==> wip/indigo <==
Design uart, start of the top module:
module uart #(
    parameter DATA_WIDTH = 8,
    parameter FIFO_DEPTH = 16
) (
    input  logic        clk_i,        
    input  logic        rst_ni,       
    input  logic        stb_i,        
    input  logic [ 1:0] adr_i,        
    input  logic [ 3:0] byte_sel_i,   
    input  logic        we_i,         
    input  logic [31:0] dat_i,        
    output logic [31:0] dat_o,        
    input  logic        uart_rx_i,    
    output logic        uart_tx_o     
);
make LEC_CHECK=0 ABC_AREA=1 CAP_MARGIN=25 CELL_PAD_IN_SITES_GLOBAL_PLACEMENT=0 CORE_ASPECT_RATIO=0.57 CORE_MARGIN=2 CORE_UTILIZATION=22 CTS_CLUSTER_DIAMETER=215 GPL_ROUTABILITY_DRIVEN=0 GPL_TIMING_DRIVEN=1 MAX_ROUTING_LAYER=met4 MIN_ROUTING_LAYER=met2 PLACE_DENSITY_LB_ADDON=0.07 SETUP_SLACK_MARGIN=0.77 SLEW_MARGIN=20 TNS_END_PERCENT=15 finish   # period 4.57 ns
run.sh (not shown) runs the stock make flow with config.mk's settings and CLKGATE_MAP_FILE=.
==> wip/umber (differences from wip/indigo) <==
CAP_MARGIN = 20   (was 25)
CELL_PAD_IN_SITES_GLOBAL_PLACEMENT = not set   (was 0)
CORE_ASPECT_RATIO = not set   (was 0.57)
CORE_UTILIZATION = 72   (was 22)
CTS_CLUSTER_DIAMETER = 400   (was 215)
CTS_CLUSTER_SIZE = 13   (was not set)
GPL_TIMING_DRIVEN = not set   (was 1)
MAX_ROUTING_LAYER = not set   (was met4)
MIN_ROUTING_LAYER = not set   (was met2)
SETUP_SLACK_MARGIN = 0.29   (was 0.77)
SLEW_MARGIN = 30   (was 20)
TNS_END_PERCENT = not set   (was 15)
==> flow/constraint.sdc (replaced) <==
create_clock -name core_clock -period 2.57 [get_ports {clk_i}]
set_input_delay 0.5140 -clock core_clock [delete_from_list [all_inputs] [get_ports {clk_i}]]
set_output_delay 0.5140 -clock core_clock [all_outputs]
set_load 0.01 [all_outputs]
==> wip/ember (differences from wip/indigo) <==
MIN_ROUTING_LAYER = met1   (was met2)
==> results <==
metric                                                                wip/indigo        wip/umber                           wip/ember
Run status                                                       failed layout checks  no timing/DRC/antenna violations    no timing/DRC/antenna violations
Reasons for failing layout checks                                            DRC                -                                   -
Part of the total power dissipated in sequential elements                  0.482            0.530                               0.488
Post-route setup slack                                                  1.112 ns       0.09851 ns                            1.214 ns
Antenna violations before repair                                               0                0                                   6
CORE AREA                                                          0.07954 sq mm    0.02425 sq mm                       0.07954 sq mm
Power of the clock network                                               3.60 mW          4.86 mW                             3.52 mW
Non-Filler Cell Area, Final                                        0.02081 sq mm    0.02049 sq mm                       0.02076 sq mm
Period Utilization, post-route                                            0.7566           0.9617                              0.7343
Sw power                                                                2.652 mW         3.884 mW                            2.534 mW
Source of the worst register-to-register timing path             baud_div_reg[1]  baud_div_reg[1]  uart_tx_inst.tx_buffer.read_ptr[2]
Total wirelength of the detailed-routed design                     58820 microns    44560 microns                       57320 microns
Overall die area                                                   0.08277 sq mm    0.02583 sq mm                       0.08277 sq mm
Clock buffer instance count of the final layout                               54               63                                  54
Number of logic stages on the critical path including buffering               12               11                                   7
Hold WS                                                                0.1636 ns        0.1758 ns                           0.1824 ns
Placed instance count                                                       2787             2069                                2787
Final Util                                                                0.2617           0.8450                              0.2610

* * *

==> inputs of trial 83 <==
==> flow/design.v <==
module count_fifo #(   
    parameter DATA_WIDTH = 8,
    parameter FIFO_DEPTH = 4
) (
    input logic clk,
    input logic rst,
    input logic wr_en,
    input logic rd_en,
    input logic [DATA_WIDTH-1:0] wdata,
    output logic [DATA_WIDTH-1:0] rdata,
    output logic full,
    output logic empty
);
  localparam ADDR_WIDTH = $clog2(FIFO_DEPTH);
  logic [DATA_WIDTH-1:0] fifo_mem[FIFO_DEPTH];
  logic [ADDR_WIDTH-1:0] write_ptr, read_ptr;
  logic [ADDR_WIDTH:0] fifo_count;
  always_ff @(posedge clk) begin
    if (rst) begin
      write_ptr  <= 0;
      read_ptr   <= 0;
      fifo_count <= 0;
    end else begin
      case ({
        wr_en, rd_en
      })
        2'b10:   fifo_count <= fifo_count + 1;
        2'b01:   fifo_count <= fifo_count - 1;
        default: fifo_count <= fifo_count;
      endcase
      if (wr_en && !full) begin
        fifo_mem[write_ptr] <= wdata;
        write_ptr <= write_ptr + 1;
      end
      if (rd_en && !empty) begin
        rdata <= fifo_mem[read_ptr];
        read_ptr <= read_ptr + 1;
      end
    end
  end
  assign full  = (fifo_count == FIFO_DEPTH);
  assign empty = (fifo_count == 0);
endmodule
module le_fifo #(
    parameter DATA_WIDTH = 8,
    parameter FIFO_DEPTH = 4
) (
    input logic clk,
    input logic rst,
    input logic wr_en,
    input logic rd_en,
    input logic [DATA_WIDTH-1:0] wdata,
    output logic [DATA_WIDTH-1:0] rdata,
    output logic full,
    output logic empty
);
  localparam ADDR_WIDTH = $clog2(FIFO_DEPTH);
  logic [DATA_WIDTH-1:0] fifo_mem[FIFO_DEPTH];
  logic [ADDR_WIDTH-1:0] write_ptr, read_ptr;
  always_ff @(posedge clk) begin
    if (rst) begin
      write_ptr <= 0;
      read_ptr  <= 0;
    end else begin
      if (wr_en && !full) begin
        fifo_mem[write_ptr] <= wdata;
        write_ptr <= write_ptr + 1;
      end
      if (rd_en && !empty) begin
        rdata <= fifo_mem[read_ptr];
        read_ptr <= read_ptr + 1;
      end
    end
  end
  assign full  = ((write_ptr + 1'b1) == read_ptr);
  assign empty = (write_ptr == read_ptr);
endmodule
module wbit_fifo #(
    parameter DATA_WIDTH = 8,
    parameter FIFO_DEPTH = 4
) (
    input logic clk,
    input logic rst,
    input logic wr_en,
    input logic rd_en,
    input logic [DATA_WIDTH-1:0] wdata,
    output logic [DATA_WIDTH-1:0] rdata,
    output logic full,
    output logic empty
);
  localparam ADDR_WIDTH = $clog2(FIFO_DEPTH);
  logic [DATA_WIDTH-1:0] fifo_mem[FIFO_DEPTH];
  logic [ADDR_WIDTH:0] write_ptr, read_ptr;
  logic wrap_around;
  always_ff @(posedge clk) begin
    if (rst) begin
      write_ptr <= 0;
      read_ptr  <= 0;
    end else begin
      if (wr_en && !full) begin
        fifo_mem[write_ptr[ADDR_WIDTH-1:0]] <= wdata;
        write_ptr <= write_ptr + 1;
      end
      if (rd_en && !empty) begin
        rdata <= fifo_mem[read_ptr[ADDR_WIDTH-1:0]];
        read_ptr <= read_ptr + 1;
      end
    end
  end
  assign wrap_around = (write_ptr[ADDR_WIDTH] ^ read_ptr[ADDR_WIDTH]);
  assign full = wrap_around & (write_ptr[ADDR_WIDTH-1:0] == read_ptr[ADDR_WIDTH-1:0]);
  assign empty = (write_ptr == read_ptr);
endmodule
module uart_tx #(
    parameter DATA_WIDTH = 8,
    parameter FIFO_DEPTH = 16
) (
    input logic clk_i,
    input logic rst_ni,
    input logic [15:0] baud_div_i,
    input logic tx_we_i,      
    input logic tx_en_i,      
    input logic [DATA_WIDTH-1:0] din_i,  
    output logic empty_o,   
    output logic full_o,    
    output logic tx_bit_o   
);
  localparam COUNTER_WIDTH = $clog2(DATA_WIDTH);
  logic                     rd_en;   
  logic [   DATA_WIDTH-1:0] data;   
  logic [   DATA_WIDTH-1:0] data_q;   
  logic [COUNTER_WIDTH-1:0] bit_counter;   
  logic [             15:0] baud_counter;   
  typedef enum logic [1:0] {
    IDLE,            
    SENDING_START,   
    SENDING_DATA,    
    SENDING_STOP     
  } state_t;
  state_t state, next_state;
  wbit_fifo #(
      .DATA_WIDTH(DATA_WIDTH),
      .FIFO_DEPTH(FIFO_DEPTH)
  ) tx_buffer (
      .clk  (clk_i),
      .rst  (!rst_ni),
      .wr_en(tx_we_i),
      .rd_en(rd_en),
      .wdata(din_i),
      .rdata(data),
      .full (full_o),
      .empty(empty_o)
  );
  always_comb begin
    next_state = state;
    rd_en = 1'b0;   
    unique case (state)
      IDLE: begin
        if (tx_en_i && !empty_o) begin
          rd_en = 1'b1;
          next_state = SENDING_START;
        end
      end
      SENDING_START: begin
        if (baud_counter == baud_div_i - 1) begin
          next_state = SENDING_DATA;
        end
      end
      SENDING_DATA: begin
        if (baud_counter == baud_div_i - 1 && bit_counter == DATA_WIDTH - 1) begin
          next_state = SENDING_STOP;
        end
      end
      SENDING_STOP: begin
        if (baud_counter == baud_div_i - 1) begin
          if (tx_en_i && !empty_o) begin
            rd_en = 1'b1;
            next_state = SENDING_START;
          end else begin
            next_state = IDLE;
          end
        end
      end
    endcase
    case (state)
      IDLE:          tx_bit_o = 1'b1;
      SENDING_START: tx_bit_o = 1'b0;
      SENDING_DATA:  tx_bit_o = data_q[bit_counter];
      SENDING_STOP:  tx_bit_o = 1'b1;
      default:       tx_bit_o = 1'b1;
    endcase
  end
  always_ff @(posedge clk_i or negedge rst_ni) begin
    if (!rst_ni) begin
      state <= IDLE;
      baud_counter <= 0;
      bit_counter <= 0;
      data_q <= '1;
    end else begin
      state <= next_state;
      if (state == IDLE) begin
        baud_counter <= 0;
      end else if (baud_counter == baud_div_i - 1) begin
        baud_counter <= 0;
      end else begin
        baud_counter <= baud_counter + 1;
      end
      if (baud_counter == baud_div_i - 1) begin
        case (state)
          IDLE: begin
            bit_counter <= 0;
          end
          SENDING_START: begin
            bit_counter <= 0;
            data_q <= data;
          end
          SENDING_DATA: begin
            if (bit_counter < DATA_WIDTH - 1) begin
              bit_counter <= bit_counter + 1;
            end
          end
          SENDING_STOP: begin
            bit_counter <= 0;
          end
          default: ;
        endcase
      end
    end
  end
endmodule
module uart_rx #(
    parameter DATA_WIDTH = 8,
    parameter FIFO_DEPTH = 16
) (
    input logic        clk_i,        
    input logic        rst_ni,       
    input logic [15:0] baud_div_i,   
    input logic        rx_re_i,      
    input logic        rx_en_i,      
    input logic        rx_bit_i,     
    output logic [DATA_WIDTH-1:0] dout_o,   
    output logic                  full_o,   
    output logic                  empty_o   
);
  localparam COUNTER_WIDTH = $clog2(DATA_WIDTH + 1);
  logic [   DATA_WIDTH-1:0] rx_data_reg;   
  logic [COUNTER_WIDTH-1:0] bit_counter;   
  logic [             15:0] baud_counter;   
  typedef enum logic [1:0] {
    IDLE,   
    START_BIT,   
    DATA_BITS,   
    STOP_BIT   
  } state_t;
  state_t state, next_state;
  logic mid_tick;
  logic end_tick;
  logic rx_we;
  assign mid_tick = (baud_counter == (baud_div_i >> 1));
  assign end_tick = (baud_counter == baud_div_i);
  wbit_fifo #(
      .DATA_WIDTH(DATA_WIDTH),
      .FIFO_DEPTH(FIFO_DEPTH)
  ) rx_buffer (
      .clk  (clk_i),
      .rst  (!rst_ni),
      .wr_en(rx_we),
      .rd_en(rx_re_i),
      .wdata(rx_data_reg),
      .rdata(dout_o),
      .full (full_o),
      .empty(empty_o)
  );
  assign rx_we = (state == STOP_BIT) && end_tick;
  always_comb begin
    next_state = state;
    unique case (state)
      IDLE: begin
        if (rx_en_i && !rx_bit_i && !full_o) begin
          next_state = START_BIT;
        end
      end
      START_BIT: begin
        if (mid_tick) begin
          if (!rx_bit_i) begin
            next_state = DATA_BITS;
          end else begin
            next_state = IDLE;
          end
        end
      end
      DATA_BITS: begin
        if (mid_tick && bit_counter == DATA_WIDTH - 1) begin
          next_state = STOP_BIT;
        end
      end
      STOP_BIT: begin
        if (mid_tick) begin
          if (rx_bit_i == 1'b1) begin
            next_state = IDLE;
          end
        end
      end
    endcase
  end
  always_ff @(posedge clk_i or negedge rst_ni) begin
    if (!rst_ni) begin
      state    <= IDLE;
      baud_counter <= '0;
      bit_counter <= '0;
      rx_data_reg <= '0;
    end else begin
      state <= next_state;
      if (state == IDLE || end_tick) begin
        baud_counter <= '0;
      end else begin
        baud_counter <= baud_counter + 1'b1;
      end
      if (mid_tick) begin
        if (state == DATA_BITS) begin
          rx_data_reg[bit_counter] <= rx_bit_i;
          if (bit_counter < DATA_WIDTH - 1) begin
            bit_counter <= bit_counter + 1'b1;
          end
        end else if (state == START_BIT) begin
          bit_counter <= '0;
        end
      end
    end
  end
endmodule
module uart #(
    parameter DATA_WIDTH = 8,
    parameter FIFO_DEPTH = 16
) (
    input  logic        clk_i,        
    input  logic        rst_ni,       
    input  logic        stb_i,        
    input  logic [ 1:0] adr_i,        
    input  logic [ 3:0] byte_sel_i,   
    input  logic        we_i,         
    input  logic [31:0] dat_i,        
    output logic [31:0] dat_o,        
    input  logic        uart_rx_i,    
    output logic        uart_tx_o     
);
  logic                                                                                                               [          15:0] baud_div_reg;   
  logic                                                                                                                                tx_en_reg;   
  logic                                                                                                                                rx_en_reg;   
  logic                                                                                                                                tx_full_o;   
  logic                                                                                                                                tx_empty_o;   
  logic                                                                                                                                rx_full_o;   
  logic                                                                                                                                rx_empty_o;   
  logic                                                                                                                                rx_frame_error;   
  logic                                                                                                                                tx_we_o;   
  logic                                                                                                                                rx_re_o;   
  logic                                                                                                               [DATA_WIDTH-1:0] dout_o;   
  logic                                                                                                               [          31:0] rdata;
  logic                                                                                                                                rd_state;
  assign rx_frame_error = 1'b0;
  enum logic [1:0] {UART_BAUD_ADDR = 2'b00, UART_CTRL_ADDR = 2'b01, UART_STATUS_ADDR = 2'b10, UART_DATA_ADDR = 2'b11}                  uart_reg_e;
  uart_tx #(
      .DATA_WIDTH(DATA_WIDTH),
      .FIFO_DEPTH(FIFO_DEPTH)
  ) uart_tx_inst (
      .clk_i     (clk_i),
      .rst_ni    (rst_ni),
      .baud_div_i(baud_div_reg),
      .tx_we_i   (tx_we_o),
      .tx_en_i   (tx_en_reg),
      .din_i     (dat_i[DATA_WIDTH-1:0]),
      .full_o    (tx_full_o),
      .empty_o   (tx_empty_o),
      .tx_bit_o  (uart_tx_o)
  );
  uart_rx #(
      .DATA_WIDTH(DATA_WIDTH),
      .FIFO_DEPTH(FIFO_DEPTH)
  ) uart_rx_inst (
      .clk_i     (clk_i),
      .rst_ni    (rst_ni),
      .baud_div_i(baud_div_reg),
      .rx_re_i   (rx_re_o),
      .rx_en_i   (rx_en_reg),
      .dout_o    (dout_o),
      .full_o    (rx_full_o),
      .empty_o   (rx_empty_o),
      .rx_bit_i  (uart_rx_i)
  );
  always_ff @(posedge clk_i) begin
    if (!rst_ni) begin
      baud_div_reg <= 16'd0;
      tx_en_reg    <= 1'b0;
      rx_en_reg    <= 1'b0;
    end else if (stb_i && we_i) begin
      unique case (adr_i)
        UART_BAUD_ADDR: begin
          if (byte_sel_i[0] || byte_sel_i[1]) baud_div_reg <= dat_i[15:0];
        end
        UART_CTRL_ADDR: begin
          if (byte_sel_i[0]) begin
            tx_en_reg <= dat_i[0];
            rx_en_reg <= dat_i[1];
          end
        end
        default: ;   
      endcase
    end
  end
  always_comb begin
    tx_we_o = 1'b0;
    rx_re_o = 1'b0;
    if (stb_i) begin
      unique case (adr_i)
        UART_DATA_ADDR: begin
          if (we_i) begin
            tx_we_o = ~tx_full_o;
          end else begin
            rx_re_o = ~rx_empty_o;
          end
        end
        default: ;
      endcase
    end
  end
  always_ff @(posedge clk_i) begin
    if (!rst_ni) begin
      rdata <= '0;
      rd_state <= '0;
    end else begin
      rdata <= rdata;
      rd_state <= stb_i && adr_i == UART_DATA_ADDR && !we_i && !rx_empty_o;
      if (stb_i) begin
        unique case (adr_i)
          UART_BAUD_ADDR:   rdata <= {16'b0, baud_div_reg};
          UART_CTRL_ADDR:   rdata <= {29'b0, rx_en_reg, tx_en_reg};
          UART_STATUS_ADDR: rdata <= {27'b0, rx_frame_error, rx_empty_o, rx_full_o, tx_empty_o, tx_full_o};
          default:          rdata <= '0;
        endcase
      end
    end
  end
  assign dat_o = rd_state ? {{(32 - DATA_WIDTH) {1'b0}}, dout_o} : rdata;
endmodule
==> flow/run.sh <==
#!/bin/bash
# the make line also repeats each setting of config.mk as NAME=value (left out here)
make -C /OpenROAD-flow-scripts/flow DESIGN_CONFIG=/design/flow/config.mk WORK_HOME=/design/flow/orfs CLKGATE_MAP_FILE= finish
==> flow/config.mk <==
export PLATFORM = sky130hd
export DESIGN_NAME = uart
export DESIGN_NICKNAME = uart
export VERILOG_FILES = /design/flow/design.v
export SDC_FILE = /design/flow/constraint.sdc
export NUM_CORES = 4
export LEC_CHECK = 0
export CAP_MARGIN = 0
export CELL_PAD_IN_SITES_GLOBAL_PLACEMENT = 2
export CORE_ASPECT_RATIO = 0.81
export CORE_MARGIN = 2
export CORE_UTILIZATION = 40
export CTS_CLUSTER_DIAMETER = 69
export CTS_CLUSTER_SIZE = 50
export GPL_TIMING_DRIVEN = 0
export HOLD_SLACK_MARGIN = -0.02
export MIN_ROUTING_LAYER = met1
export SETUP_SLACK_MARGIN = 1.93
export SLEW_MARGIN = 5
export TNS_END_PERCENT = 15
==> flow/constraint.sdc <==
create_clock -name core_clock -period 10.0 [get_ports {clk_i}]
set_input_delay 2.0000 -clock core_clock [delete_from_list [all_inputs] [get_ports {clk_i}]]
set_output_delay 2.0000 -clock core_clock [all_outputs]
set_load 0.01 [all_outputs]
==> build 80 (differences from trial 83) <==
==> flow/config.mk (replaced) <==
export PLATFORM = sky130hd
export DESIGN_NAME = uart
export DESIGN_NICKNAME = uart
export VERILOG_FILES = /design/flow/design.v
export SDC_FILE = /design/flow/constraint.sdc
export NUM_CORES = 4
export LEC_CHECK = 0
export ABC_AREA = 1
export CAP_MARGIN = 0
export CORE_MARGIN = 2
export CORE_UTILIZATION = 66
export CTS_CLUSTER_DIAMETER = 123
export MAX_ROUTING_LAYER = met4
export MIN_ROUTING_LAYER = met1
export PLACE_DENSITY_LB_ADDON = 0.07
export SLEW_MARGIN = 20
==> flow/constraint.sdc (replaced) <==
create_clock -name core_clock -period 2.97 [get_ports {clk_i}]
set_input_delay 0.5940 -clock core_clock [delete_from_list [all_inputs] [get_ports {clk_i}]]
set_output_delay 0.5940 -clock core_clock [all_outputs]
set_load 0.01 [all_outputs]
==> metrics.cfg <==
[synthesis]
synthAdderAreaFrac_pct = 1.41
synth.avg_cell_area_um2 = 10.4
area_of_the_mapped_netlist_mm2 = 0.0177

[outcome]
run_status = no timing/DRC/antenna violations

[detailed_routing]
initial_drt_pass_iterations = 6
drt_first_iter_violations = 1228
route.layer.met1.wl_mm = 16.7

[cts]
cts_htree_levels = 2

[placement]
detailed_place.area_mm2 = 0.0186

[power]
pwr.group.combinational_w = 0.00147

(the above is from build 80)
==> metrics.cfg <==
[synthesis]
synth.avg_cell_area_um2 = 14.2

[cts]
cts_htree_levels = 1

[detailed_routing]
drt_first_iter_violations = 750
route.layer.met1.wl_mm = 21.0

[outcome]
run_status = no timing/DRC/antenna violations

(the above is from trial 83)
No activity file was given, so power comes from the tool's default toggle rates.
